--- flow/constraint.sdc ---
create_clock -name core_clock -period 6.23 [get_ports {s_axis_aclk}]
set_input_delay 1.2460 -clock core_clock [delete_from_list [all_inputs] [get_ports {s_axis_aclk}]]
set_output_delay 1.2460 -clock core_clock [all_outputs]
set_load 0.01 [all_outputs]
--- flow/run.sh ---
#!/bin/bash
# the make line also repeats each setting of config.mk as NAME=value (left out here)
make -C /OpenROAD-flow-scripts/flow DESIGN_CONFIG=/design/flow/config.mk WORK_HOME=/design/flow/orfs CLKGATE_MAP_FILE= finish
--- flow/config.mk ---
export PLATFORM = sky130hd
export DESIGN_NAME = AXIS_FIR_v1_0
export DESIGN_NICKNAME = AXIS_FIR_v1_0
export VERILOG_FILES = /design/flow/design.v
export SDC_FILE = /design/flow/constraint.sdc
export NUM_CORES = 4
export LEC_CHECK = 0
export ABC_AREA = 1
export CAP_MARGIN = 15
export CELL_PAD_IN_SITES_DETAIL_PLACEMENT = 2
export CELL_PAD_IN_SITES_GLOBAL_PLACEMENT = 1
export CORE_ASPECT_RATIO = 1.23
export CORE_MARGIN = 9
export CORE_UTILIZATION = 17
export GPL_ROUTABILITY_DRIVEN = 0
export GPL_TIMING_DRIVEN = 1
export HOLD_SLACK_MARGIN = 0.05
export MAX_ROUTING_LAYER = met4
export MIN_ROUTING_LAYER = met2
export PLACE_DENSITY_LB_ADDON = 0.2
export SETUP_SLACK_MARGIN = 0.71
export SLEW_MARGIN = 35
export TNS_END_PERCENT = 65
--- flow/design.v ---
`timescale 1ns / 1ps
module FIR(
    input clk,
    input reset,
    input enable_fir,
    input signed [15:0] fir_data_in,
    output reg signed [31:0] fir_data_out 
    );
    reg signed [15:0] buff0, buff1, buff2, buff3, buff4, buff5, buff6, buff7, buff8, buff9, buff10, buff11, buff12, buff13, buff14;
    wire signed [15:0] tap0, tap1, tap2, tap3, tap4, tap5, tap6, tap7, tap8, tap9, tap10, tap11, tap12, tap13, tap14; 
    reg signed [31:0] acc0, acc1, acc2, acc3, acc4, acc5, acc6, acc7, acc8, acc9, acc10, acc11, acc12, acc13, acc14; 
    assign tap0 = 16'hfe64;
    assign tap1 = 16'hfc8a; 
    assign tap2 = 16'hfc04; 
    assign tap3 = 16'hff93; 
    assign tap4 = 16'h0883; 
    assign tap5 = 16'h14ef; 
    assign tap6 = 16'h1ff7; 
    assign tap7 = 16'h2463; 
    assign tap8 = 16'h1ff7; 
    assign tap9 = 16'h14ef;
    assign tap10 = 16'h0883; 
    assign tap11 = 16'hff93; 
    assign tap12 = 16'hfc04; 
    assign tap13 = 16'hfc8a; 
    assign tap14 = 16'hfe64;
	always @ (posedge clk)
        begin
            if(enable_fir == 1'b1)
                begin
                    buff0 <= fir_data_in;
                    acc0 <= tap0 * buff0;
                    buff1 <= buff0;  
                    acc1 <= tap1 * buff1;
                    buff2 <= buff1; 
                    acc2 <= tap2 * buff2;
                    buff3 <= buff2;     
                    acc3 <= tap3 * buff3;
                    buff4 <= buff3;  
                    acc4 <= tap4 * buff4;
                    buff5 <= buff4; 
                    acc5 <= tap5 * buff5;
                    buff6 <= buff5;  
                    acc6 <= tap6 * buff6;
                    buff7 <= buff6; 
                    acc7 <= tap7 * buff7;
                    buff8 <= buff7;  
                    acc8 <= tap8 * buff8;
                    buff9 <= buff8;     
                    acc9 <= tap9 * buff9;
                    buff10 <= buff9;   
                    acc10 <= tap10 * buff10;
                    buff11 <= buff10;    
                    acc11 <= tap11 * buff11;
                    buff12 <= buff11;    
                    acc12 <= tap12 * buff12;
                    buff13 <= buff12;  
                    acc13 <= tap13 * buff13;  
                    buff14 <= buff13;  
                    acc14 <= tap14 * buff14;  
                end
        end   
    always @ (posedge clk) 
        begin
            if (enable_fir == 1'b1)
                begin
                    fir_data_out <= acc0 + acc1 + acc2 + acc3 + acc4 + acc5 + acc6 + acc7 + acc8 + acc9 + acc10 + acc11 + acc12 + acc13 + acc14;
                end
        end 
endmodule
`timescale 1 ns / 1 ps
module AXIS_FIR_v1_0_S_AXIS #
    (
        parameter integer C_S_AXIS_TDATA_WIDTH	= 16
    )
    (
        input wire [3:0] s_axis_tkeep,
        output reg enable_fir,
        output reg [C_S_AXIS_TDATA_WIDTH-1 : 0] fir_data_in,
        input wire  S_AXIS_ACLK,
        input wire  S_AXIS_ARESETN,
        output wire  S_AXIS_TREADY,
        input wire [C_S_AXIS_TDATA_WIDTH-1 : 0] S_AXIS_TDATA,
        input wire [(C_S_AXIS_TDATA_WIDTH/8)-1 : 0] S_AXIS_TSTRB,
        input wire  S_AXIS_TLAST,
        input wire  S_AXIS_TVALID
    );
    function integer clogb2 (input integer bit_depth);
        begin
            for(clogb2=0; bit_depth>0; clogb2=clogb2+1)
                bit_depth = bit_depth >> 1;
        end
    endfunction
    localparam NUMBER_OF_INPUT_WORDS  = 8;
    localparam bit_num  = clogb2(NUMBER_OF_INPUT_WORDS-1);
    parameter [1:0] IDLE        = 1'b0,  
                    WRITE_FIFO  = 1'b1;  
    reg axis_tready;
    reg mst_exec_state; 
    genvar byte_index;   
    wire fifo_wren;
    reg fifo_full_flag;
    reg [bit_num-1:0] write_pointer;
    reg writes_done;
    assign S_AXIS_TREADY = axis_tready;
    always @ (posedge S_AXIS_ACLK) 
        begin  
            if (!S_AXIS_ARESETN) 
                begin
                  mst_exec_state <= IDLE;
                  axis_tready <= 1'b0;
                end  
            else
                case (mst_exec_state)
                    IDLE: 
                        if (S_AXIS_TVALID)
                            begin
                                mst_exec_state <= WRITE_FIFO;
                                axis_tready <= 1'b1;  
                            end
                        else
                            begin
                                mst_exec_state <= IDLE;
                                axis_tready <= 1'b0;  
                            end
                    WRITE_FIFO: 
                        if (writes_done)
                            begin
                                mst_exec_state <= IDLE;
                            end
                        else
                            begin
                                mst_exec_state <= WRITE_FIFO;
                            end
                endcase
        end
    always@(posedge S_AXIS_ACLK)
        begin
            if(!S_AXIS_ARESETN)
                begin
                    write_pointer <= 0;
                    writes_done <= 1'b0;
                end  
            else
                if (write_pointer <= NUMBER_OF_INPUT_WORDS-1)
                    begin
                        if (fifo_wren)
                            begin
                                write_pointer <= write_pointer + 1;
                                writes_done <= 1'b0;
                            end
                        if ((write_pointer == NUMBER_OF_INPUT_WORDS-1)|| S_AXIS_TLAST)
                            begin
                                writes_done <= 1'b1;
                            end
                    end  
        end
    assign fifo_wren = S_AXIS_TVALID && axis_tready;
    generate 
        for (byte_index=0; byte_index<= (C_S_AXIS_TDATA_WIDTH/8-1); byte_index=byte_index+1)
            begin:FIFO_GEN
                reg  [(C_S_AXIS_TDATA_WIDTH/4)-1:0] stream_data_fifo [0 : NUMBER_OF_INPUT_WORDS-1];
                always @ (posedge S_AXIS_ACLK)
                    begin
                        if (fifo_wren) 
                            begin
                                stream_data_fifo[write_pointer] <= S_AXIS_TDATA[(byte_index*8+7) -: 8];
                            end  
                    end  
            end		
    endgenerate
    always @ (posedge S_AXIS_ACLK)
        begin  
            if (!S_AXIS_ARESETN)
                begin 
                    enable_fir <= 1'b0;
                    fir_data_in <= 16'd0;
                end
            else if (fifo_wren)
                begin
                    enable_fir <= 1'b1;
                    fir_data_in <= S_AXIS_TDATA;
                end
            else 
                begin 
                    enable_fir <= enable_fir;
                    fir_data_in <= fir_data_in;
                end
        end  
endmodule
`timescale 1ns / 1ps
module AXIS_FIR_v1_0_M_AXIS #
    (
        parameter integer C_M_AXIS_TDATA_WIDTH	= 32,
        parameter integer C_M_START_COUNT	= 32
    )
	(
        output reg [3:0] m_axis_tkeep,
        input wire enable_fir,
        input wire [C_M_AXIS_TDATA_WIDTH-1 : 0] fir_data_out,
        input wire  M_AXIS_ACLK,
        input wire  M_AXIS_ARESETN,
        output wire  M_AXIS_TVALID,
        output wire [C_M_AXIS_TDATA_WIDTH-1 : 0] M_AXIS_TDATA,
        output wire [(C_M_AXIS_TDATA_WIDTH/8)-1 : 0] M_AXIS_TSTRB,
        output wire  M_AXIS_TLAST,
        input wire  M_AXIS_TREADY 
	);
	localparam NUMBER_OF_OUTPUT_WORDS = 8;                                               
	function integer clogb2 (input integer bit_depth);                                   
        begin                                                                              
            for(clogb2=0; bit_depth>0; clogb2=clogb2+1)                                      
                bit_depth = bit_depth >> 1;                                                    
        end                                                                                
	endfunction                                                                          
	localparam integer WAIT_COUNT_BITS = clogb2(C_M_START_COUNT-1);                      
	localparam bit_num  = clogb2(NUMBER_OF_OUTPUT_WORDS);                                
	parameter [1:0] IDLE          = 2'b00,  
	                INIT_COUNTER  = 2'b01,  
	                SEND_STREAM   = 2'b10;  
	reg [1:0] mst_exec_state;  
	reg [bit_num-1:0] read_pointer;                                                      
	reg [WAIT_COUNT_BITS-1 : 0] count;
	wire axis_tvalid;
	reg axis_tvalid_delay;
	wire axis_tlast;
	reg axis_tlast_delay;
	reg [C_M_AXIS_TDATA_WIDTH-1 : 0] stream_data_out;
	wire tx_en;
	reg tx_done;
	assign M_AXIS_TVALID = axis_tvalid_delay;
	assign M_AXIS_TDATA	 = stream_data_out;
	assign M_AXIS_TLAST	 = axis_tlast_delay;
	assign M_AXIS_TSTRB	 = {(C_M_AXIS_TDATA_WIDTH/8){1'b1}};
    always @(posedge M_AXIS_ACLK)                                             
        begin                                                                     
            if (!M_AXIS_ARESETN)                                                    
                begin                                                                 
                    mst_exec_state <= IDLE;                                             
                    count    <= 0;                                                      
                end                                                                   
            else                                                                    
                case (mst_exec_state)                                                 
                    IDLE:                                                               
                                mst_exec_state <= INIT_COUNTER;                              
                    INIT_COUNTER:                                                       
                        if (count == C_M_START_COUNT - 1)                               
                            begin                                                           
                                mst_exec_state <= SEND_STREAM;                               
                            end                                                             
                        else                                                              
                            begin                                                           
                                count <= count + 1;                                           
                                mst_exec_state <= INIT_COUNTER;                              
                            end                                                             
                    SEND_STREAM:                                                        
                        if (tx_done)                                                      
                            begin                                                           
                                mst_exec_state <= INIT_COUNTER;
                                count <= 0;                                     
                            end                                                             
                        else                                                              
                            begin                                                           
                                mst_exec_state <= SEND_STREAM;                                
                            end                                                             
                endcase                                                               
        end                                                                       
    assign axis_tvalid = (mst_exec_state != IDLE);
	assign axis_tlast = (read_pointer == NUMBER_OF_OUTPUT_WORDS-1);                                
    always @(posedge M_AXIS_ACLK)                                                                  
        begin                                                                                          
            if (!M_AXIS_ARESETN)                                                                         
                begin                                                                                      
                    axis_tvalid_delay <= 1'b0;                                                               
                    axis_tlast_delay <= 1'b0;                                                                
                end                                                                                        
            else                                                                                         
                begin                                                                                      
                    axis_tvalid_delay <= axis_tvalid;                                                        
                    axis_tlast_delay <= axis_tlast;                                                          
                end                                                                                        
        end                                                                                            
    always@(posedge M_AXIS_ACLK)                                               
        begin                                                                            
            if(!M_AXIS_ARESETN)                                                            
                begin                                                                        
                    read_pointer <= 0;                                                         
                    tx_done <= 1'b0;                                                           
                end                                                                          
            else                                                                           
            if (read_pointer <= NUMBER_OF_OUTPUT_WORDS-1)                                
                begin                                                                      
                    if (tx_en)                                                               
                        begin                                                                  
                            read_pointer <= read_pointer + 1;                                    
                            tx_done <= 1'b0;                                                     
                        end                                                                    
                end                                                                        
            else if (read_pointer == NUMBER_OF_OUTPUT_WORDS)                             
                begin                                                                      
                    tx_done <= 1'b1;   
                    read_pointer <= 0;  
                end                                                                        
        end                                                                              
	assign tx_en = M_AXIS_TREADY && axis_tvalid;   
    always @( posedge M_AXIS_ACLK )                  
        begin                                            
            if(!M_AXIS_ARESETN)                            
                begin                                        
                    stream_data_out <= 1;                      
                end                                          
            else if (tx_en) 
                begin                                        
                    stream_data_out <= fir_data_out;  
                end                                          
        end                                              
    always @ (posedge M_AXIS_ACLK)
        begin
            if (enable_fir == 1'b1 && M_AXIS_ARESETN == 1'b1)
                begin
                    m_axis_tkeep <= 4'hf;
                end
            else
                begin
                    m_axis_tkeep <= 4'h0;
                end
        end    
endmodule
`timescale 1 ns / 1 ps
module AXIS_FIR_v1_0 # 
    (
        parameter integer C_S_AXIS_TDATA_WIDTH	= 16,
        parameter integer C_M_AXIS_TDATA_WIDTH	= 32,
        parameter integer C_M_AXIS_START_COUNT	= 32
    )
    (
        input wire [3:0] s_axis_tkeep,
        output wire [3:0] m_axis_tkeep,
        input wire  s_axis_aclk,
        input wire  s_axis_aresetn,
        output wire  s_axis_tready,
        input wire [C_S_AXIS_TDATA_WIDTH-1 : 0] s_axis_tdata,
        input wire [(C_S_AXIS_TDATA_WIDTH/8)-1 : 0] s_axis_tstrb,
        input wire  s_axis_tlast,
        input wire  s_axis_tvalid,
        input wire  m_axis_aclk,
        input wire  m_axis_aresetn,
        output wire  m_axis_tvalid,
        output wire [C_M_AXIS_TDATA_WIDTH-1 : 0] m_axis_tdata,
        output wire [(C_M_AXIS_TDATA_WIDTH/8)-1 : 0] m_axis_tstrb,
        output wire  m_axis_tlast,
        input wire  m_axis_tready
    );
    wire [C_S_AXIS_TDATA_WIDTH-1 : 0] fir_data_in;
    wire [C_M_AXIS_TDATA_WIDTH-1 : 0] fir_data_out;
    wire enable_fir;
    AXIS_FIR_v1_0_S_AXIS # ( 
        .C_S_AXIS_TDATA_WIDTH(C_S_AXIS_TDATA_WIDTH)
    ) AXIS_FIR_v1_0_S_AXIS_inst (
        .s_axis_tkeep(s_axis_tkeep),
        .enable_fir(enable_fir),
        .fir_data_in(fir_data_in),
        .S_AXIS_ACLK(s_axis_aclk),
        .S_AXIS_ARESETN(s_axis_aresetn),
        .S_AXIS_TREADY(s_axis_tready),
        .S_AXIS_TDATA(s_axis_tdata),
        .S_AXIS_TSTRB(s_axis_tstrb),
        .S_AXIS_TLAST(s_axis_tlast),
        .S_AXIS_TVALID(s_axis_tvalid)
    );
    AXIS_FIR_v1_0_M_AXIS # ( 
        .C_M_AXIS_TDATA_WIDTH(C_M_AXIS_TDATA_WIDTH),
        .C_M_START_COUNT(C_M_AXIS_START_COUNT)
    ) AXIS_FIR_v1_0_M_AXIS_inst (
        .m_axis_tkeep(m_axis_tkeep),
        .enable_fir(enable_fir),
        .fir_data_out(fir_data_out),
        .M_AXIS_ACLK(s_axis_aclk),
        .M_AXIS_ARESETN(s_axis_aresetn),
        .M_AXIS_TVALID(m_axis_tvalid),
        .M_AXIS_TDATA(m_axis_tdata),
        .M_AXIS_TSTRB(m_axis_tstrb),
        .M_AXIS_TLAST(m_axis_tlast),
        .M_AXIS_TREADY(m_axis_tready)
    );
    FIR LPF_FIR_inst (
        .clk(s_axis_aclk),
        .reset(s_axis_aresetn),
        .enable_fir(enable_fir),
        .fir_data_in(fir_data_in),  
        .fir_data_out(fir_data_out)  
    );
endmodule
==> reports/metrics.sh, run 1 <==
GRT_RESIDUAL_OVERFLOW=0
GRT_USAGE=0.197
CELL_REPEATED_MOST_ALONG_THE_WORST_PATH='sky130_fd_sc_hd__fa_1'
CTS.REPORTEDPATHS.CLKPINSLEW_NS=0.06
TOTAL_CELL_AREA_AT_THE_PLACEMENT_STAGE_MM2=0.0980
WHS_PATH_DEPTH=0
CP_NUM_BUF_INV=5
FINALSETUPTNS_NS=0
FP_UTIL=0.171
CTS_HOLD_REPAIR.BUFFERS=0
CTS_TREE='done'
FLOORPLAN.ROWS=292
WP_DATA_ARRIVAL_NS=6.18
WIRELENGTH_UM=342000
MET2ROUTEDLENGTH_UM=193000
HIGHEST_LAYER='met4'
ROUTEDLENGTHMET1_UM=0
CLOCKROOTBUFFER='sky130_fd_sc_hd__clkbuf_16'
SETUP_VIOL_COUNT_FINAL=0
GRT_MAX_DEGREE=134
CRIT_PATH_END_KIND='flip-flop'
RUN_STATUS='complete, no violations'
SEQ_AREA_FRAC_SYNTH=0.237
GRT_PASS1_VIAS=110000
PLACED_CELLS_INCL_TAPS=16500
R2R-START='LPF_FIR_inst.buff8[12]'
WORST_SLEW_PIN_SLEW_NS=0.987
CTS.SINKS=717
NETLIST_AREA_BEFORE_PLACEMENT_MM2=0.0878
GLOBAL_ROUTE_WIRE_LENGTH_BEFORE_REPAIR_UM=500000
SLEW_VIOL_FINAL=0
SYNTH.CELLMIX.COMPOUNDSHARE=0.0464
YS_AREA_MM2=0.0878
TOP_CELL='sky130_fd_sc_hd__inv_1'
MET3_WIRELENGTH_UM=138000
AREA.GROWTH.SYNTH_TO_FINAL_PCT=20.1
DIE_WIDTH_UM=666
MAX-SLEW-MARGIN-REL=0.339
AREA_FRACTION_IN_AND_OR_NAND_AND_NOR_CELLS=0.129
PORT_BUFFERS=59
FINAL_NETS=12400
CLK_LATENCY_WORST_SKEW_PAIR_NS=0.94
HOLDCRITSTARTPOINT='AXIS_FIR_v1_0_S_AXIS_inst.fir_data_in[9]'
POST_DP_HPWL_UM=282000
SLOWEST_STAGE_CELL_CRIT_PATH='sky130_fd_sc_hd__fa_2'
WORSTPATHREQUIRED_NS=6.81
WORST_PATH_LARGEST_CELL_DELAY_NS=0.60
YS_WARN_COUNT=3
YS_CELLS=9506
VIAS=88300
SYNTH-XOR-AREA-SHARE=0.0320
YOSYS-DOMINANT-COMB-FAMILY='adder cells'
CP.DEPTH=19
DIE_H_UM=815
PATH_DELAY_FAMILY='adder cells'
FINALCRITICALPERIOD_NS=5.59
CTS-HTREE-LEVELS=3
POST_SYNTH_EDFFS=647
SYNTH.LARGEST_AREA_CELL='sky130_fd_sc_hd__fa_1'
POSTSYNTH.TOPFLOPCELL='sky130_fd_sc_hd__edfxtp_1'
ASYNC_SR_FLOP_FRACTION=0
UTILIZATION=0.205
CP_MAX_FO=3
ROUTED_WIRE_PER_STD_CELL_UM=20.2
CLOCK.FMAX_MHz=179
CTS_BUFFER_DEPTH=4
DRT_PRE_ANTENNA_ITERS=8
AVGVIACOUNTPERCELL=5.23
POST_SYNTH_MUX_AREA_SHARE=0.000257
SYNTH_CELL_TYPE_COUNT=50
DETAIL_ROUTE.ITER0.VIOLATIONS=8485
STAGE_LOG_WARNINGS=120
NON_FILLER_CELL_AREA_FINAL_MM2=0.105
POSTSYNTHREGISTERBITS=717
SYNTH_AREA_PER_CELL_UM2=9.23
DRT.ANTENNA.VIOLATING_NETS=0
SETUP.WORST_PATH.END='LPF_FIR_inst.acc8[27]'
SHARE_OF_YOSYS_CELL_AREA_CLAIMED_BY_THE_TOP_AREA_CELL_TYPE=0.259
SYNTH.AREA.TOP_CELLS='sky130_fd_sc_hd__fa_1, sky130_fd_sc_hd__edfxtp_1, sky130_fd_sc_hd__ha_1'
WORST_REG_TO_REG_SETUP_SLACK_NS=0.64
REG2REG_TO='LPF_FIR_inst.acc8[27]'
MIN-DELAY-PATH-CLASS='reg -> reg'
CHIP_AREA_MM2=0.543
PERIOD_USED_SHARE=0.898
ELEMENT_TYPE_AT_THE_CRITICAL_PATH_START='flip-flop'
WHS_ENDPOINT='LPF_FIR_inst.buff0[9]'
TIMING.CRITICAL_PATH.CELLS='clkinvlp_4 > buf_6 > fa_2 > fa_1 > inv_2 > fa_1 > fa_1 > fa_1 > inv_2 > fa_1 > inv_2 > ha_4 > a21o_1 > nand2_1 > nand3_2 > a21oi_1 > nand3_1 > nand2_1 > nand2_2'
HOLD_VIOLATIONS=0
POSTSYNTHCELLCOUNT=9506
DRT_DRC_VIOLATIONS_LEFT=0
WORSTREGTOREGCELLS=19
AREA_OF_THE_CORE_MM2=0.514
TOP_LEVEL_PORTS=72
GRT_ANTENNA_BEFORE_REPAIR=25
NUMCTSBUFFERS=103
MAX_CAP_VIOLATIONS=0
MOST_NUMEROUS_CELL_TYPES_IN_THE_SYNTHESIZED_NETLIST='sky130_fd_sc_hd__inv_1, sky130_fd_sc_hd__nand2_1, sky130_fd_sc_hd__ha_1, sky130_fd_sc_hd__fa_1, sky130_fd_sc_hd__edfxtp_1'
STARTPOINT='LPF_FIR_inst.buff8[12]'
GRT_SETUP_UNREPAIRED='yes'
CRIT_TYPE='reg -> reg'
FINCLKSKEW_NS=0.137
FA_HA_AREA_FRAC=0.443
STDCELL_COUNT=16900
[stage by stage]
stage               hold WS [ns]  setup WS (ns)
global placement           0.416          0.300
finish                     0.433          0.638
detailed placement         0.421          0.332
CTS                        0.435          0.633
global route               0.446          0.441
floorplan                  0.409          0.739
[final cells by class]
cell class                      instances  area (µm²)
Timing Repair Buffer                  372        3300
Antenna cell                           90         225
Multi-Input combinational cell       6179       59500
Inverter                             2584        9770
Clock buffer                          122        2660
Fill cell                           58500      409000
Clock inverter                         64         636
Sequential cell                       717       20800
Tap cell                             6762        8460
[repair_timing]
item / CTS / global route
setup buffers: 86 / 65
gates resized: 91 / 555
setup endpoints to repair: 86 / 102
pin swaps: 7 / 133
[layer usage]
| metal | vias to the layer above | global-route usage |
|---|---|---|
| met1 | 32700 | - |
| met4 | 0 | 0.0151 |
| met3 | 837 | 0.260 |
| met5 | - | - |
| li1 | 30300 | - |
| met2 | 24400 | 0.236 |
==> run 2, diff against run 1 <==
ABC_AREA = default   (was 1)
CAP_MARGIN = 20   (was 15)
CELL_PAD_IN_SITES_DETAIL_PLACEMENT = default   (was 2)
CELL_PAD_IN_SITES_GLOBAL_PLACEMENT = default   (was 1)
CORE_ASPECT_RATIO = default   (was 1.23)
CORE_MARGIN = 2   (was 9)
CORE_UTILIZATION = 66   (was 17)
GPL_ROUTABILITY_DRIVEN = default   (was 0)
GPL_TIMING_DRIVEN = default   (was 1)
HOLD_SLACK_MARGIN = default   (was 0.05)
MAX_ROUTING_LAYER = default   (was met4)
MIN_ROUTING_LAYER = default   (was met2)
PLACE_DENSITY_LB_ADDON = default   (was 0.2)
SETUP_SLACK_MARGIN = 1.64   (was 0.71)
SLEW_MARGIN = 20   (was 35)
TNS_END_PERCENT = default   (was 65)
clock period = 6.8 ns   (was 6.23 ns; I/O delays follow)
==> run 2 against run 1 <==
Synthesized cell count is 23% lower. Clock-buffer cell count decreased by 26. Register-to-register slack got worse by 0.16 ns. Worst setup slack lost 0.16 ns. Design area decreased by 11%. Die area down 77%. Area after synthesis shrank 7.6%. Sequential share of layout area rose by 2.5 points. Hold slack about the same. Wire length is 42% lower. Largest cell class unchanged.
==> reports/metrics.sh, run 2 <==
DIE_WIDTH_UM=355  # -47%
SHARE_OF_YOSYS_CELL_AREA_CLAIMED_BY_THE_TOP_AREA_CELL_TYPE=0.281  # +0.0212
FINAL_NETS=10400  # -16%
NETLIST_AREA_BEFORE_PLACEMENT_MM2=0.0811  # -7.6%
CRIT_PATH_END_KIND='flip-flop'
GRT_USAGE=0.319  # +0.122
FP_UTIL=0.666  # +0.495
HOLD_VIOLATIONS=0  # unchanged
CLK_LATENCY_WORST_SKEW_PAIR_NS=0.71  # -0.23 ns
TOP_CELL='sky130_fd_sc_hd__inv_1'
SETUP_VIOL_COUNT_FINAL=0  # unchanged
TIMING.CRITICAL_PATH.CELLS='buf_6 > buf_6 > ha_4 > inv_2 > fa_1 > inv_2 > fa_1 > inv_1 > fa_1 > inv_1 > fa_1 > fa_1 > ha_4 > nand3_4 > a2111oi_4 > a22oi_2 > o21ai_2 > nand4_1 > a2111o_1 > nor2b_4 > o31a_1 > xnor2_1'
SYNTH.LARGEST_AREA_CELL='sky130_fd_sc_hd__fa_1'
FINCLKSKEW_NS=0.0268  # -0.110 ns
YS_AREA_MM2=0.0811  # -7.6%
ASYNC_SR_FLOP_FRACTION=0  # unchanged
CTS_BUFFER_DEPTH=3  # -1
POST_DP_HPWL_UM=154000  # -45%
MOST_NUMEROUS_CELL_TYPES_IN_THE_SYNTHESIZED_NETLIST='sky130_fd_sc_hd__inv_1, sky130_fd_sc_hd__ha_1, sky130_fd_sc_hd__fa_1, sky130_fd_sc_hd__edfxtp_1, sky130_fd_sc_hd__xnor2_1'
MAX_CAP_VIOLATIONS=0  # unchanged
FINALCRITICALPERIOD_NS=6.33  # +0.733 ns
CTS.REPORTEDPATHS.CLKPINSLEW_NS=0.06  # about the same
WORST_SLEW_PIN_SLEW_NS=1.06  # +0.0769 ns
DRT_DRC_VIOLATIONS_LEFT=0  # unchanged
CELL_REPEATED_MOST_ALONG_THE_WORST_PATH='sky130_fd_sc_hd__fa_1'
SLEW_VIOL_FINAL=0  # unchanged
ROUTED_WIRE_PER_STD_CELL_UM=20.5  # +1.2%
WP_DATA_ARRIVAL_NS=6.76  # +0.58 ns
WHS_ENDPOINT='LPF_FIR_inst.buff0[11]'
CTS.SINKS=717  # unchanged
MIN-DELAY-PATH-CLASS='reg -> reg'
FLOORPLAN.ROWS=128  # -56%
HOLDCRITSTARTPOINT='AXIS_FIR_v1_0_S_AXIS_inst.fir_data_in[11]'
SEQ_AREA_FRAC_SYNTH=0.257  # +0.0194
CP_NUM_BUF_INV=6  # +1
CLOCKROOTBUFFER='sky130_fd_sc_hd__clkbuf_16'
YOSYS-DOMINANT-COMB-FAMILY='adder cells'
GLOBAL_ROUTE_WIRE_LENGTH_BEFORE_REPAIR_UM=306000  # -39%
POSTSYNTH.TOPFLOPCELL='sky130_fd_sc_hd__edfxtp_1'
STAGE_LOG_WARNINGS=119  # -0.83%
POST_SYNTH_EDFFS=647  # unchanged
SYNTH.CELLMIX.COMPOUNDSHARE=0.0688  # +0.0224
DIE_H_UM=355  # -56%
GRT_MAX_DEGREE=152  # +13%
AVGVIACOUNTPERCELL=5.55  # +6.1%
SYNTH_CELL_TYPE_COUNT=77  # +54%
FA_HA_AREA_FRAC=0.479  # +0.0363
FINALHOLDWORSTSLACK_NS=0.433  # +0.000425 ns
NUMCTSBUFFERS=82  # -20%
SYNTH-XOR-AREA-SHARE=0.0458  # +0.0138
WORSTREGTOREGCELLS=22  # +3
STARTPOINT='LPF_FIR_inst.buff6[6]'
PLACE.GP.CONGESTION=0.943
CTS_TREE='done'
DRT.ANTENNA.VIOLATING_NETS=0  # unchanged
CHIP_AREA_MM2=0.126  # -77%
CP_MAX_FO=6  # +3
RUN_STATUS='complete, no violations'
CTS_HOLD_REPAIR.BUFFERS=0  # unchanged
AREA_FRACTION_IN_AND_OR_NAND_AND_NOR_CELLS=0.0479  # -0.0807
PATH_DELAY_FAMILY='adder cells'
CP.DEPTH=22  # +3
R2R-START='LPF_FIR_inst.buff6[6]'
WORSTPATHREQUIRED_NS=7.23  # +0.42 ns
GRT_RESIDUAL_OVERFLOW=0  # unchanged
WHS_PATH_DEPTH=0  # unchanged
DETAIL_ROUTE.ANTENNA_DIODES=0  # -100%
PERIOD_USED_SHARE=0.930  # +0.0326
FINALSETUPTNS_NS=0  # unchanged
REG2REG_TO='LPF_FIR_inst.acc6[30]'
SYNTH_AREA_PER_CELL_UM2=11.0  # +19%
POSTSYNTHCELLCOUNT=7357  # -23%
DETAIL_ROUTE.ITER0.VIOLATIONS=3842  # -55%
ELEMENT_TYPE_AT_THE_CRITICAL_PATH_START='flip-flop'
YS_CELLS=7357  # -23%
TOTAL_CELL_AREA_AT_THE_PLACEMENT_STAGE_MM2=0.0847  # -14%
PORT_BUFFERS=59  # unchanged
WIRELENGTH_UM=197000  # -42%
GRT_SETUP_UNREPAIRED='yes'
NON_FILLER_CELL_AREA_FINAL_MM2=0.0935  # -11%
AREA.GROWTH.SYNTH_TO_FINAL_PCT=15.2
CTS-HTREE-LEVELS=3  # unchanged
TOP_LEVEL_PORTS=72  # unchanged
MAX-SLEW-MARGIN-REL=0.290  # -0.0490
CLOCK.FMAX_MHz=158  # -12%
SLOWEST_STAGE_CELL_CRIT_PATH='sky130_fd_sc_hd__fa_1'
AREA_OF_THE_CORE_MM2=0.122  # -76%
SETUP.WORST_PATH.END='LPF_FIR_inst.acc6[30]'
CRIT_TYPE='reg -> reg'
DRT_PRE_ANTENNA_ITERS=5  # -3
WORST_PATH_LARGEST_CELL_DELAY_NS=0.54  # -0.06 ns
WORST_REG_TO_REG_SETUP_SLACK_NS=0.47  # -0.16 ns
POSTSYNTHREGISTERBITS=717  # unchanged
POST_SYNTH_MUX_AREA_SHARE=0.00535  # +0.00510
GRT_PASS1_VIAS=55600  # -49%
VIAS=53300  # -40%
YS_WARN_COUNT=3  # unchanged
GRT_ANTENNA_BEFORE_REPAIR=2  # -92%
LAYOUT.FILLER_CELLS=7924  # -86%
SYNTH.AREA.TOP_CELLS='sky130_fd_sc_hd__fa_1, sky130_fd_sc_hd__edfxtp_1, sky130_fd_sc_hd__ha_1'
[run 2: final cells by class]
| cell class | count | area, µm² | area share |
|---|---|---|---|
| timing repair buffer | 522 | 4580 | 0.0490 |
| multi-input combinational | 4573 | 55600 | 0.595 |
| sequential | 717 | 20800 | 0.223 |
| clock inverter | 51 | 548 | 0.00586 |
| tap | 1625 | 2030 | 0.0217 |
| inverter | 2026 | 7630 | 0.0816 |
| clock buffer | 96 | 2210 | 0.0236 |
[run 2: per-layer routing]
layer	global-route usage	part of all wire	vias to the layer above	wire length, µm
li1	-	-	24700	-
met5	0	0.00017	-	33
met1	0.437	0.42	26800	83000
met3	0.0469	0.058	338	11500
met2	0.527	0.48	1449	94500
met4	0.103	0.039	4	7620
[run 2: metrics by stage]
| step | utilization | setup slack, ns | std cells |
|---|---|---|---|
| 4_1_cts | 0.750 | 0.530 | 9504 |
| 3_5_place_dp | 0.695 | 0.272 | 9067 |
| 2_1_floorplan | - | 0.759 | 7360 |
| 3_3_place_gp | 0.695 | 0.360 | 9067 |
| 5_1_grt | 0.767 | 0.334 | 9610 |
| 6_report | 0.767 | 0.475 | 9610 |
[run 2: repair_timing]
item	CTS	global route
buffers inserted	290	105
hold endpoints to repair	0	0
resized	364	308
pin swaps	198	218
endpoints found under the setup margin	102	108
==> run 3, diff against run 2 <==
CELL_PAD_IN_SITES_GLOBAL_PLACEMENT = 1   (was default)
CORE_ASPECT_RATIO = 1.33   (was default)
CORE_MARGIN = 9   (was 2)
CORE_UTILIZATION = 17   (was 66)
GPL_ROUTABILITY_DRIVEN = 1   (was default)
GPL_TIMING_DRIVEN = 0   (was default)
PLACE_DENSITY_LB_ADDON = 0.13   (was default)
SETUP_SLACK_MARGIN = 0.58   (was 1.64)
TNS_END_PERCENT = 65   (was default)
clock period = 6.23 ns   (was 6.8 ns; I/O delays follow)
==> run 3 against run 2 <==
The layout now fails its checks (negative setup slack). Fmax shrank 5.3%. Register-to-register slack lost 0.92 ns. Via count shrank 4.6%. Wire length grew 36%. Synthesized cell count is the same. Utilization shrank 56 points. Design area grew 6.3%.
==> reports/metrics.sh, run 3 <==
R2R-START='LPF_FIR_inst.acc6[18]'
GRT_PASS1_VIAS=58400  # +5.0%
YS_AREA_MM2=0.0811  # unchanged
DRT_DRC_VIOLATIONS_LEFT=0  # unchanged
FP_UTIL=0.171  # -0.495
CP.DEPTH=20  # -9.1%
POSTSYNTH.TOPFLOPCELL='sky130_fd_sc_hd__edfxtp_1'
MAX-SLEW-MARGIN-REL=0.350  # +0.0600
TOP_LEVEL_PORTS=72  # unchanged
YOSYS-DOMINANT-COMB-FAMILY='adder cells'
WHS_ENDPOINT='LPF_FIR_inst.buff0[15]'
DRT_PRE_ANTENNA_ITERS=5  # unchanged
WP_DATA_ARRIVAL_NS=7.27  # +0.51 ns
CLOCKROOTBUFFER='sky130_fd_sc_hd__clkbuf_16'
SLEW_VIOL_FINAL=0  # unchanged
GRT_MAX_DEGREE=52  # -66%
CTS_TREE='done'
SETUP.WORST_PATH.END='LPF_FIR_inst.fir_data_out[30]'
CRIT_PATH_END_KIND='flip-flop'
SETUP_VIOL_COUNT_FINAL=12  # +12
CTS_HOLD_REPAIR.BUFFERS=0  # unchanged
SO.VIOLATIONS='negative setup slack'
SYNTH.CELLMIX.COMPOUNDSHARE=0.0688  # unchanged
AVGVIACOUNTPERCELL=3.55  # -36%
DRT.ANTENNA.VIOLATING_NETS=0  # unchanged
SYNTH.LARGEST_AREA_CELL='sky130_fd_sc_hd__fa_1'
YS_WARN_COUNT=3  # unchanged
DIE_H_UM=815  # +130%
FA_HA_AREA_FRAC=0.479  # unchanged
RUN_STATUS='finished with violations'
GRT_SETUP_UNREPAIRED='yes'
FINAL_WS_SETUP_NS=-0.446  # -0.921 ns
GLOBAL_ROUTE_WIRE_LENGTH_BEFORE_REPAIR_UM=396000  # +29%
FINAL_NETS=10400  # -0.058%
NUMCTSBUFFERS=93  # +13%
CTS_BUFFER_DEPTH=3  # unchanged
WORST_PATH_LARGEST_CELL_DELAY_NS=0.73  # +0.19 ns
WORSTREGTOREGCELLS=20  # -9.1%
PLACE.GP.CONGESTION=0.786  # -17%
NETLIST_AREA_BEFORE_PLACEMENT_MM2=0.0811  # unchanged
AREA.GROWTH.SYNTH_TO_FINAL_PCT=22.5
PERIOD_USED_SHARE=1.07  # +0.141
WORST_REG_TO_REG_SETUP_SLACK_NS=-0.45  # -0.92 ns
TIMING.CRITICAL_PATH.CELLS='fa_2 > inv_2 > fa_1 > inv_2 > fa_2 > fa_1 > fa_2 > fa_1 > ha_1 > buf_6 > a41oi_2 > o21ai_1 > a31o_2 > a221o_1 > a31oi_4 > o21ai_4 > o31ai_4 > or4b_4 > o311ai_4 > buf_6'
CLK_LATENCY_WORST_SKEW_PAIR_NS=0.76  # +0.05 ns
HOLD_VIOLATIONS=0  # unchanged
MOST_NUMEROUS_CELL_TYPES_IN_THE_SYNTHESIZED_NETLIST='sky130_fd_sc_hd__inv_1, sky130_fd_sc_hd__ha_1, sky130_fd_sc_hd__fa_1, sky130_fd_sc_hd__edfxtp_1, sky130_fd_sc_hd__xnor2_1'
STARTPOINT='LPF_FIR_inst.acc6[18]'
GRT_USAGE=0.107  # -0.212
WIRELENGTH_UM=267000  # +36%
AREA_OF_THE_CORE_MM2=0.475  # +290%
SYNTH_CELL_TYPE_COUNT=77  # unchanged
TOP_CELL='sky130_fd_sc_hd__inv_1'
WHS_PATH_DEPTH=0  # unchanged
PORT_BUFFERS=58  # -1.7%
CTS-HTREE-LEVELS=3  # unchanged
CLOCK.FMAX_MHz=150  # -5.3%
ELEMENT_TYPE_AT_THE_CRITICAL_PATH_START='flip-flop'
STAGE_LOG_WARNINGS=113  # -5.0%
UTILIZATION=0.209  # -0.558
ROUTED_WIRE_PER_STD_CELL_UM=18.7  # -8.7%
YS_CELLS=7357  # unchanged
MAX_CAP_VIOLATIONS=0  # unchanged
CTS.REPORTEDPATHS.CLKPINSLEW_NS=0.06  # about the same
POST_SYNTH_MUX_AREA_SHARE=0.00535  # unchanged
SYNTH.AREA.TOP_CELLS='sky130_fd_sc_hd__fa_1, sky130_fd_sc_hd__edfxtp_1, sky130_fd_sc_hd__ha_1'
ASYNC_SR_FLOP_FRACTION=0  # unchanged
DIE_WIDTH_UM=617  # +74%
FLOORPLAN.ROWS=292  # +130%
CP_MAX_FO=6  # unchanged
SLOWEST_STAGE_CELL_CRIT_PATH='sky130_fd_sc_hd__fa_2'
DETAIL_ROUTE.ITER0.VIOLATIONS=1927  # -50%
CHIP_AREA_MM2=0.503  # +300%
CP_NUM_BUF_INV=4  # -2
MIN-DELAY-PATH-CLASS='reg -> reg'
GRT_RESIDUAL_OVERFLOW=0  # unchanged
VIAS=50900  # -4.6%
LAYOUT.FILLER_CELLS=51500  # +550%
WORSTPATHREQUIRED_NS=6.83  # -0.40 ns
SEQ_AREA_FRAC_SYNTH=0.257  # unchanged
HOLDCRITSTARTPOINT='AXIS_FIR_v1_0_S_AXIS_inst.fir_data_in[15]'
POSTSYNTHCELLCOUNT=7357  # unchanged
POST_SYNTH_EDFFS=647  # unchanged
POST_DP_HPWL_UM=222000  # +45%
SYNTH-XOR-AREA-SHARE=0.0458  # unchanged
FINALCRITICALPERIOD_NS=6.68  # +0.351 ns
AREA_FRACTION_IN_AND_OR_NAND_AND_NOR_CELLS=0.0479  # unchanged
CRIT_TYPE='reg -> reg'
SHARE_OF_YOSYS_CELL_AREA_CLAIMED_BY_THE_TOP_AREA_CELL_TYPE=0.281  # unchanged
CTS.SINKS=717  # unchanged
SYNTH_AREA_PER_CELL_UM2=11.0  # unchanged
WORST_SLEW_PIN_SLEW_NS=0.973  # -0.0910 ns
REG2REG_TO='LPF_FIR_inst.fir_data_out[30]'
FINCLKSKEW_NS=0.0524  # +0.0256 ns
PATH_DELAY_FAMILY='adder cells'
POSTSYNTHREGISTERBITS=717  # unchanged
FINALSETUPTNS_NS=-1.89  # -1.89 ns
GRT_ANTENNA_BEFORE_REPAIR=10  # +8
POST-PLACE-WS_NS=-1.96  # -2.23 ns
run 3: area by class of cell:
| cell class | count | area [µm²] | area share |
|---|---|---|---|
| inverters | 2026 | 7640 | 0.0769 |
| repair buffers | 461 | 4500 | 0.0453 |
| diodes | 2 | 5.00 | 0.0000504 |
| plain buffers | 44 | 273 | 0.00274 |
| clock inverters | 58 | 586 | 0.00589 |
| flip-flops and latches | 717 | 20800 | 0.210 |
| multi-input cells | 4573 | 55100 | 0.554 |
| clock buffers | 117 | 2550 | 0.0256 |
| well taps | 6321 | 7910 | 0.0796 |
run 3: timing repair:
action                                 CTS  global route
endpoints found under the hold margin    0             0
pin swaps                              203           200
gates resized                          463           214
setup buffers                          318            61
setup endpoints to repair              108            84
gates cloned                             0             0
run 3: metal layers:
layer  share of wire  global-route usage  up-vias
met1            0.40               0.122    25700
met3           0.019             0.00882      177
met5               0                   0        -
li1                -                   -    24700
met4           0.023              0.0237        0
met2            0.56               0.212      381
run 3: per-stage QoR:
stage / std cells / hold slack, ns / instance area, µm²
after floorplan: 7360 / 0.408 / 81100
after global placement: 13700 / 0.431 / 89600
after detailed placement: 13800 / 0.426 / 90200
after CTS: 14300 / 0.458 / 98000
after global routing: 14300 / 0.460 / 99400
final: 14300 / 0.447 / 99400
==> run 4, diff against run 3 <==
CAP_MARGIN = 5   (was 20)
CELL_PAD_IN_SITES_GLOBAL_PLACEMENT = 3   (was 1)
CORE_ASPECT_RATIO = 0.87   (was 1.33)
CORE_MARGIN = 5   (was 9)
CORE_UTILIZATION = 40   (was 17)
GPL_ROUTABILITY_DRIVEN = default   (was 1)
MAX_ROUTING_LAYER = met4   (was default)
MIN_ROUTING_LAYER = met2   (was default)
PLACE_DENSITY_LB_ADDON = 0.03   (was 0.13)
SETUP_SLACK_MARGIN = default   (was 0.58)
SLEW_MARGIN = 30   (was 20)
TNS_END_PERCENT = default   (was 65)
clock period = 8.96 ns   (was 6.23 ns; I/O delays follow)
==> run 4 against run 3 <==
Now clean on timing, DRC and antenna. Design area fell by 10%. Worst setup slack improved by 1.7 ns.
==> reports/metrics.sh, run 4 <==
AVGVIACOUNTPERCELL=6.69  # +88%
CTS-HTREE-LEVELS=3  # unchanged
GRT_USAGE=0.329  # +0.223
WORST_PATH_LARGEST_CELL_DELAY_NS=0.61  # -0.12 ns
PLACE.GP.CONGESTION=0.980  # +25%
WHS_PATH_DEPTH=0  # unchanged
CRIT_TYPE='reg -> reg'
CP_MAX_FO=5  # -1
REG2REG_TO='LPF_FIR_inst.fir_data_out[30]'
TOP_LEVEL_PORTS=72  # unchanged
CHIP_AREA_MM2=0.212  # -58%
POST_SYNTH_EDFFS=647  # unchanged
NETLIST_AREA_BEFORE_PLACEMENT_MM2=0.0811  # unchanged
WORSTREGTOREGCELLS=20  # unchanged
TIMING.CRITICAL_PATH.CELLS='inv_1 > fa_1 > fa_1 > inv_1 > fa_1 > fa_1 > fa_1 > fa_1 > ha_1 > inv_1 > fa_1 > nor2b_1 > o31a_1 > o31ai_1 > a21oi_1 > a31oi_1 > o21ai_1 > o31ai_1 > or4b_1 > o311ai_0'
POST_SYNTH_MUX_AREA_SHARE=0.00535  # unchanged
CLOCK.FMAX_MHz=130  # -13%
CTS_HOLD_REPAIR.BUFFERS=0  # unchanged
CP_NUM_BUF_INV=3  # -1
MIN-DELAY-PATH-CLASS='reg -> reg'
STARTPOINT='LPF_FIR_inst.buff1[2]'
FLOP_AREA_MM2=0.0208  # unchanged
DRT.ANTENNA.VIOLATING_NETS=0  # unchanged
WORST_REG_TO_REG_SETUP_SLACK_NS=1.28  # +1.73 ns
HOLDCRITSTARTPOINT='AXIS_FIR_v1_0_S_AXIS_inst.fir_data_in[4]'
WORST_SLEW_PIN_SLEW_NS=0.940  # -0.0330 ns
CELL_REPEATED_MOST_ALONG_THE_WORST_PATH='sky130_fd_sc_hd__fa_1'
YOSYS-DOMINANT-COMB-FAMILY='adder cells'
SEQ_AREA_FRAC_SYNTH=0.257  # unchanged
AREA.GROWTH.SYNTH_TO_FINAL_PCT=9.65
MOST_NUMEROUS_CELL_TYPES_IN_THE_SYNTHESIZED_NETLIST='sky130_fd_sc_hd__inv_1, sky130_fd_sc_hd__ha_1, sky130_fd_sc_hd__fa_1, sky130_fd_sc_hd__edfxtp_1, sky130_fd_sc_hd__xnor2_1'
CLOCKROOTBUFFER='sky130_fd_sc_hd__clkbuf_16'
ELEMENT_TYPE_AT_THE_CRITICAL_PATH_START='flip-flop'
POSTSYNTHREGISTERBITS=717  # unchanged
STAGE_LOG_WARNINGS=110  # -2.7%
CTS_TREE='done'
WP_DATA_ARRIVAL_NS=8.24  # +0.97 ns
VIAS=69400  # +36%
MULTIINPUTGATEAREA_MM2=0.0525  # -4.7%
SYNTH.AREA.TOP_CELLS='sky130_fd_sc_hd__fa_1, sky130_fd_sc_hd__edfxtp_1, sky130_fd_sc_hd__ha_1'
SYNTH-XOR-AREA-SHARE=0.0458  # unchanged
FINCLKSKEW_NS=0.0630  # +0.0106 ns
DRT_PRE_ANTENNA_ITERS=8  # +3
SLEW_VIOL_FINAL=0  # unchanged
HIGHEST_UTILIZATION_ROUTING_LAYER_AT_THE_GLOBAL_ROUTE_STAGE='met3'
DRT_DRC_VIOLATIONS_LEFT=0  # unchanged
SYNTH.CELLMIX.COMPOUNDSHARE=0.0688  # unchanged
CTS.SINKS=717  # unchanged
PERIOD_USED_SHARE=0.857  # -0.215
GLOBAL_ROUTE.USAGE.MET3=0.493  # +0.484
SETUP.WORST_PATH.END='LPF_FIR_inst.fir_data_out[30]'
YS_CELLS=7357  # unchanged
DIE_H_UM=430  # -47%
YS_WARN_COUNT=3  # unchanged
FP_UTIL=0.401  # +0.231
CP.DEPTH=20  # unchanged
GLOBALROUTEMET1UTIL=0  # -0.122
RUN_STATUS='complete, no violations'
POST_DP_HPWL_UM=179000  # -20%
TOP_CELL='sky130_fd_sc_hd__inv_1'
YS_AREA_MM2=0.0811  # unchanged
CRIT_PATH_END_KIND='flip-flop'
FINAL_WS_SETUP_NS=1.28  # +1.73 ns
MAX_CAP_VIOLATIONS=0  # unchanged
SETUP_VIOL_COUNT_FINAL=0  # -12
SYNTH_CELL_TYPE_COUNT=77  # unchanged
ROUTED_WIRE_PER_STD_CELL_UM=21.4  # +15%
POST_CTS_SETUP_REPAIR_BUFFER_COUNT=0  # -100%
POSTSYNTHCELLCOUNT=7357  # unchanged
CLK_LATENCY_WORST_SKEW_PAIR_NS=0.79  # +0.03 ns
POST-PLACE-WS_NS=1.65  # +3.60 ns
FLOORPLAN.ROWS=154  # -47%
FINAL_NETS=9991  # -3.7%
USE_MET2=0.347  # +0.135
DETAIL_ROUTE.ITER0.VIOLATIONS=7253  # +280%
DIE_WIDTH_UM=493  # -20%
POSTSYNTH.TOPFLOPCELL='sky130_fd_sc_hd__edfxtp_1'
WHS_ENDPOINT='LPF_FIR_inst.buff0[4]'
LAYOUT.FILLER_CELLS=19300  # -63%
GRT_PASS1_VIAS=83200  # +42%
POST_CTS_RESIZE_COUNT=0  # -100%
FA_HA_AREA_FRAC=0.479  # unchanged
AREA_OF_THE_CORE_MM2=0.202  # -57%
GRT_MAX_DEGREE=50  # -3.8%
HOLD_VIOLATIONS=0  # unchanged
CTS_BUFFER_DEPTH=3  # unchanged
WIRELENGTH_UM=222000  # -17%
SLOWEST_STAGE_CELL_CRIT_PATH='sky130_fd_sc_hd__fa_1'
R2R-START='LPF_FIR_inst.buff1[2]'
PATH_DELAY_FAMILY='adder cells'
SYNTH_AREA_PER_CELL_UM2=11.0  # unchanged
GRT_RESIDUAL_OVERFLOW=0  # unchanged
FINALHOLDWORSTSLACK_NS=0.430  # -0.0174 ns
MAX-SLEW-MARGIN-REL=0.357  # +0.00647
AREA_FRACTION_IN_AND_OR_NAND_AND_NOR_CELLS=0.0479  # unchanged
GLOBAL_ROUTE_WIRE_LENGTH_BEFORE_REPAIR_UM=336000  # -15%
ASYNC_SR_FLOP_FRACTION=0  # unchanged
GRT_ANTENNA_BEFORE_REPAIR=24  # +14
NUMCTSBUFFERS=92  # -1.1%
PORT_BUFFERS=58  # unchanged
FINALCRITICALPERIOD_NS=7.68  # +1.00 ns
SYNTH.LARGEST_AREA_CELL='sky130_fd_sc_hd__fa_1'
GRT_SETUP_UNREPAIRED='no'
CTS.REPORTEDPATHS.CLKPINSLEW_NS=0.06  # about the same
SHARE_OF_YOSYS_CELL_AREA_CLAIMED_BY_THE_TOP_AREA_CELL_TYPE=0.281  # unchanged
WORSTPATHREQUIRED_NS=9.52  # +2.69 ns
## run 4: cell type report
class,count,area share
Timing Repair Buffer,83,0.0122
Buffer,44,0.00215
Clock buffer,115,0.0276
Antenna cell,100,0.00281
Tap cell,2652,0.0373
Clock inverter,58,0.00795
Multi-Input combinational cell,4573,0.590
Inverter,2026,0.0855
Sequential cell,717,0.234
## run 4: through the flow
stage | instances | cell area, µm² | TNS [ns] | util
floorplan | 7360 | 81100 | 0 | -
global route | 10400 | 88900 | 0 | 0.440
detailed placement | 10100 | 85500 | 0 | 0.423
finish | 10400 | 89000 | 0 | 0.440
CTS | 10300 | 88700 | 0 | 0.439
global placement | 10100 | 85000 | -2347.59 | 0.421
## run 4: layer usage
metal / share of wire / vias up
li1: - / 23900
met1: 0 / 26300
met2: 0.49 / 18300
met3: 0.46 / 780
met4: 0.042 / 0
met5: 0 / -
==> run 5, diff against run 4 <==
CAP_MARGIN = 20   (was 5)
CELL_PAD_IN_SITES_GLOBAL_PLACEMENT = default   (was 3)
CORE_ASPECT_RATIO = default   (was 0.87)
CORE_MARGIN = 2   (was 5)
GPL_TIMING_DRIVEN = default   (was 0)
MAX_ROUTING_LAYER = default   (was met4)
MIN_ROUTING_LAYER = default   (was met2)
PLACE_DENSITY_LB_ADDON = default   (was 0.03)
SETUP_SLACK_MARGIN = 1.06   (was default)
SLEW_MARGIN = 20   (was 30)
clock period = 7.38 ns   (was 8.96 ns; I/O delays follow)
==> run 5 against run 4 <==
Still clean on timing, DRC and antenna. Highest routed layer unchanged. Register-to-register slack lost 0.28 ns. Area after synthesis unchanged.
==> reports/metrics.sh, run 5 <==
LAYOUT.FILLER_CELLS=18800  # -2.5%
SYNTH-XOR-AREA-SHARE=0.0458  # unchanged
CTS_HOLD_REPAIR.BUFFERS=0  # unchanged
WORST_REG_TO_REG_SETUP_SLACK_NS=1.00  # -0.28 ns
DRT_PRE_ANTENNA_ITERS=7  # -1
YS_CELLS=7357  # unchanged
WORST_SLEW_PIN_SLEW_NS=1.03  # +0.0902 ns
GRT_RESIDUAL_OVERFLOW=0  # unchanged
FINALCRITICALPERIOD_NS=6.38  # -1.30 ns
AVGVIACOUNTPERCELL=4.87  # -27%
FINAL_NETS=10100  # +1.5%
VIAS=50800  # -27%
GLOBAL_ROUTE.USAGE.MET3=0.0228  # -0.470
FINALHOLDWORSTSLACK_NS=0.431  # +0.00147 ns
YS_WARN_COUNT=3  # unchanged
WORST_PATH_LARGEST_CELL_DELAY_NS=0.57  # -0.04 ns
PORT_BUFFERS=59  # +1.7%
CTS_BUFFER_DEPTH=3  # unchanged
UTILIZATION=0.447  # +0.00645
SYNTH_AREA_PER_CELL_UM2=11.0  # unchanged
DIE_WIDTH_UM=454  # -7.8%
HIGHEST_UTILIZATION_ROUTING_LAYER_AT_THE_GLOBAL_ROUTE_STAGE='met2'
NUMCTSBUFFERS=88  # -4.3%
POST_SYNTH_EDFFS=647  # unchanged
GRT_SETUP_UNREPAIRED='yes'
POST_DP_HPWL_UM=156000  # -13%
WORSTREGTOREGCELLS=21  # +5.0%
POSTSYNTHCELLCOUNT=7357  # unchanged
GLOBALROUTEMET1UTIL=0.261  # +0.261
SYNTH.AREA.TOP_CELLS='sky130_fd_sc_hd__fa_1, sky130_fd_sc_hd__edfxtp_1, sky130_fd_sc_hd__ha_1'
MIN-DELAY-PATH-CLASS='reg -> reg'
SETUP.WORST_PATH.END='LPF_FIR_inst.acc6[30]'
AREA_FRACTION_IN_AND_OR_NAND_AND_NOR_CELLS=0.0479  # unchanged
FA_HA_AREA_FRAC=0.479  # unchanged
NON_FILLER_CELL_AREA_FINAL_MM2=0.0902  # +1.4%
CP_NUM_BUF_INV=5  # +2
TOP_LEVEL_PORTS=72  # unchanged
SHARE_OF_YOSYS_CELL_AREA_CLAIMED_BY_THE_TOP_AREA_CELL_TYPE=0.281  # unchanged
CRIT_PATH_END_KIND='flip-flop'
CLOCK.FMAX_MHz=157  # +20%
DIE_H_UM=454  # +5.6%
SYNTH.CELLMIX.COMPOUNDSHARE=0.0688  # unchanged
POSTSYNTHREGISTERBITS=717  # unchanged
POST_SYNTH_MUX_AREA_SHARE=0.00535  # unchanged
GRT_MAX_DEGREE=185  # +270%
GRT_ANTENNA_BEFORE_REPAIR=2  # -92%
ELEMENT_TYPE_AT_THE_CRITICAL_PATH_START='flip-flop'
FP_UTIL=0.402  # +0.000438
SYNTH_CELL_TYPE_COUNT=77  # unchanged
CTS.SINKS=717  # unchanged
CP.DEPTH=21  # +5.0%
CTS_TREE='done'
WIRELENGTH_UM=190000  # -14%
DRT.ANTENNA.VIOLATING_NETS=0  # unchanged
CTS.REPORTEDPATHS.CLKPINSLEW_NS=0.06  # about the same
CELL_REPEATED_MOST_ALONG_THE_WORST_PATH='sky130_fd_sc_hd__fa_1'
SLEW_VIOL_FINAL=0  # unchanged
AREA_OF_THE_CORE_MM2=0.202  # -0.11%
REG2REG_TO='LPF_FIR_inst.acc6[30]'
PERIOD_USED_SHARE=0.864  # +0.00757
ROUTED_WIRE_PER_STD_CELL_UM=18.2  # -15%
USE_MET2=0.310  # -0.0370
TOTAL_CELL_AREA_AT_THE_PLACEMENT_STAGE_MM2=0.0852  # -0.37%
TIMING.CRITICAL_PATH.CELLS='buf_6 > fa_2 > inv_2 > fa_1 > inv_2 > fa_1 > fa_1 > fa_1 > inv_1 > fa_1 > inv_2 > ha_4 > nand3_4 > a2111oi_4 > a22oi_2 > o21ai_2 > nand4_1 > a2111o_1 > nor2b_4 > o31a_1 > xnor2_1'
FLOORPLAN.ROWS=165  # +7.1%
SEQ_AREA_FRAC_SYNTH=0.257  # unchanged
WP_DATA_ARRIVAL_NS=6.85  # -1.39 ns
GRT_USAGE=0.188  # -0.141
WHS_PATH_DEPTH=0  # unchanged
MAX-SLEW-MARGIN-REL=0.313  # -0.0440
STAGE_LOG_WARNINGS=116  # +5.5%
FINCLKSKEW_NS=0.0343  # -0.0287 ns
CLK_LATENCY_WORST_SKEW_PAIR_NS=0.73  # -0.06 ns
CHIP_AREA_MM2=0.206  # -2.6%
WHS_ENDPOINT='LPF_FIR_inst.buff0[13]'
PATH_DELAY_FAMILY='adder cells'
MULTIINPUTGATEAREA_MM2=0.0530  # +0.85%
DRT_DRC_VIOLATIONS_LEFT=0  # unchanged
CTS-HTREE-LEVELS=3  # unchanged
YOSYS-DOMINANT-COMB-FAMILY='adder cells'
MOST_NUMEROUS_CELL_TYPES_IN_THE_SYNTHESIZED_NETLIST='sky130_fd_sc_hd__inv_1, sky130_fd_sc_hd__ha_1, sky130_fd_sc_hd__fa_1, sky130_fd_sc_hd__edfxtp_1, sky130_fd_sc_hd__xnor2_1'
YS_AREA_MM2=0.0811  # unchanged
CP_MAX_FO=6  # +1
SETUP_VIOL_COUNT_FINAL=0  # unchanged
DETAIL_ROUTE.ITER0.VIOLATIONS=2793  # -61%
TOP_CELL='sky130_fd_sc_hd__inv_1'
R2R-START='LPF_FIR_inst.buff6[6]'
PLACE.GP.CONGESTION=0.987  # +0.78%
GRT_PASS1_VIAS=53500  # -36%
NETLIST_AREA_BEFORE_PLACEMENT_MM2=0.0811  # unchanged
SYNTH.LARGEST_AREA_CELL='sky130_fd_sc_hd__fa_1'
WORSTPATHREQUIRED_NS=7.85  # -1.67 ns
CRIT_TYPE='reg -> reg'
SLOWEST_STAGE_CELL_CRIT_PATH='sky130_fd_sc_hd__fa_2'
AREA.GROWTH.SYNTH_TO_FINAL_PCT=11.1
ASYNC_SR_FLOP_FRACTION=0  # unchanged
HOLDCRITSTARTPOINT='AXIS_FIR_v1_0_S_AXIS_inst.fir_data_in[13]'
FLOP_AREA_MM2=0.0208  # unchanged
GLOBAL_ROUTE_WIRE_LENGTH_BEFORE_REPAIR_UM=300000  # -11%
HOLD_VIOLATIONS=0  # unchanged
CLOCKROOTBUFFER='sky130_fd_sc_hd__clkbuf_16'
POSTSYNTH.TOPFLOPCELL='sky130_fd_sc_hd__edfxtp_1'
STARTPOINT='LPF_FIR_inst.buff6[6]'
RUN_STATUS='complete, no violations'
MAX_CAP_VIOLATIONS=0  # unchanged
FINALSETUPTNS_NS=0  # unchanged
run 5: through the flow:
step                cells  setup WS (ns)
CTS                 10300          0.973
floorplan            7360           1.08
global route        10400          0.800
finish              10400           1.00
detailed placement  10100          0.386
global placement    10100          0.449
run 5: cell type report:
cell class                      count  share of cell area
Antenna cell                        1           0.0000278
Multi-Input combinational cell   4573               0.587
Sequential cell                   717               0.231
Clock inverter                     66             0.00794
Tap cell                         2672              0.0371
Inverter                         2026              0.0845
Timing Repair Buffer              283              0.0266
Clock buffer                       98              0.0253
run 5: metal layers:
metal  vias up  wire [µm]  part of all wire
met4         0       5500             0.029
met1     25500      87100              0.46
met3       204       8000             0.042
met5         -          0                 0
li1      24200          -                 -
met2       867      89500              0.47
run 5: repair_timing:
action / 4_1_cts / 5_1_grt
setup endpoints to repair: 26 / 29
gates resized: 29 / 111
pin swaps: 2 / 63
buffers inserted: 68 / 115
==> run 6, diff against run 5 <==
ABC_AREA = 1   (was default)
CAP_MARGIN = 15   (was 20)
CORE_UTILIZATION = 72   (was 40)
CTS_CLUSTER_DIAMETER = 230   (was default)
MAX_ROUTING_LAYER = met4   (was default)
PLACE_DENSITY_LB_ADDON = 0.02   (was default)
SETUP_SLACK_MARGIN = default   (was 1.06)
clock period = 5.93 ns   (was 7.38 ns; I/O delays follow)
==> run 6 against run 5 <==
Register-to-register slack worse by 0.79 ns. Hold slack hardly changed. Synthesized cell count is 29% higher. Area after synthesis is 8.2% higher. Highest routed layer unchanged. Non-clock buffer count is 153 lower. Die area is 40% lower.
==> reports/metrics.sh, run 6 <==
HOLD_VIOLATIONS=0  # unchanged
CTS.SINKS=717  # unchanged
DRT.ANTENNA.VIOLATING_NETS=0  # unchanged
CTS_HOLD_REPAIR.BUFFERS=0  # unchanged
CP_MAX_FO=5  # -1
SYNTH.AREA.TOP_CELLS='sky130_fd_sc_hd__fa_1, sky130_fd_sc_hd__edfxtp_1, sky130_fd_sc_hd__ha_1'
PLACED_CELLS_INCL_TAPS=11200  # +11%
USE_MET2=0.659  # +0.349
HOLDCRITSTARTPOINT='AXIS_FIR_v1_0_S_AXIS_inst.fir_data_in[13]'
SETUP_VIOL_COUNT_FINAL=0  # unchanged
FA_HA_AREA_FRAC=0.443  # -0.0363
NON_FILLER_CELL_AREA_FINAL_MM2=0.0939  # +4.2%
CP.DEPTH=20  # -4.8%
FINALCRITICALPERIOD_NS=5.72  # -0.661 ns
CRIT_TYPE='reg -> reg'
LAYOUT.FILLER_CELLS=8026  # -57%
FINAL_WS_SETUP_NS=0.212  # -0.789 ns
GRT_USAGE=0.419  # +0.231
AREA.GROWTH.SYNTH_TO_FINAL_PCT=7.03
POST_SYNTH_MUX_AREA_SHARE=0.000257  # -0.00510
POST_DP_HPWL_UM=207000  # +33%
FLOP_AREA_MM2=0.0208  # unchanged
POSTSYNTH.TOPFLOPCELL='sky130_fd_sc_hd__edfxtp_1'
VIAS=66100  # +30%
GRT_ANTENNA_BEFORE_REPAIR=5  # +3
WORST_PATH_LARGEST_CELL_DELAY_NS=0.66  # +0.09 ns
AREA_OF_THE_CORE_MM2=0.121  # -40%
PLACE.GP.CONGESTION=1.02  # +3.2%
TOP_CELL='sky130_fd_sc_hd__inv_1'
DRT_DRC_VIOLATIONS_LEFT=0  # unchanged
AREA_FRACTION_IN_AND_OR_NAND_AND_NOR_CELLS=0.129  # +0.0807
TOTAL_CELL_AREA_AT_THE_PLACEMENT_STAGE_MM2=0.0908  # +6.6%
FP_UTIL=0.723  # +0.321
ASYNC_SR_FLOP_FRACTION=0  # unchanged
GLOBAL_ROUTE.USAGE.MET3=0.0627  # +0.0399
SYNTH.CELLMIX.COMPOUNDSHARE=0.0464  # -0.0224
WORSTPATHREQUIRED_NS=6.41  # -1.44 ns
WHS_ENDPOINT='LPF_FIR_inst.buff0[13]'
STDCELL_COUNT=11400  # +9.3%
PATH_DELAY_FAMILY='adder cells'
NUMCTSBUFFERS=86  # -2.3%
CHIP_AREA_MM2=0.125  # -40%
DRT_PRE_ANTENNA_ITERS=9  # +2
POSTSYNTHREGISTERBITS=717  # unchanged
CLK_LATENCY_WORST_SKEW_PAIR_NS=0.74  # about the same
UTILIZATION=0.774  # +0.327
NETLIST_AREA_BEFORE_PLACEMENT_MM2=0.0878  # +8.2%
MAX-SLEW-MARGIN-REL=0.258  # -0.0546
GRT_MAX_DEGREE=173  # -6.5%
GLOBALROUTEMET1UTIL=0.547  # +0.286
RUN_STATUS='complete, no violations'
REG2REG_TO='LPF_FIR_inst.acc6[19]'
DETAIL_ROUTE.ITER0.VIOLATIONS=7351  # +160%
WIRELENGTH_UM=249000  # +31%
TOP_LEVEL_PORTS=72  # unchanged
YS_WARN_COUNT=3  # unchanged
GLOBAL_ROUTE_WIRE_LENGTH_BEFORE_REPAIR_UM=385000  # +28%
AVGVIACOUNTPERCELL=5.80  # +19%
MAX_CAP_VIOLATIONS=0  # unchanged
DIE_H_UM=353  # -22%
DIE_WIDTH_UM=353  # -22%
[run 6: per-stage QoR]
| step | hold slack (ns) | TNS, ns |
|---|---|---|
| global route | 0.446 | -0.0473 |
| global placement | 0.413 | 0 |
| floorplan | 0.409 | 0 |
| CTS | 0.432 | 0 |
| finish | 0.432 | 0 |
| detailed placement | 0.418 | 0 |
[run 6: area by class of cell]
cell class | instances | area share
clock buffer | 101 | 0.0247
tap | 1625 | 0.0216
clock inverter | 61 | 0.00789
sequential | 717 | 0.222
inverter | 2584 | 0.103
timing repair buffer | 130 | 0.0127
antenna | 5 | 0.000133
multi-input combinational | 6179 | 0.608
[run 6: metal layers]
metal / wire, µm / vias to the layer above
met3: 21400 / 664
met5: 0 / -
li1: - / 29900
met4: 12900 / 0
met1: 98300 / 32400
met2: 116000 / 3183
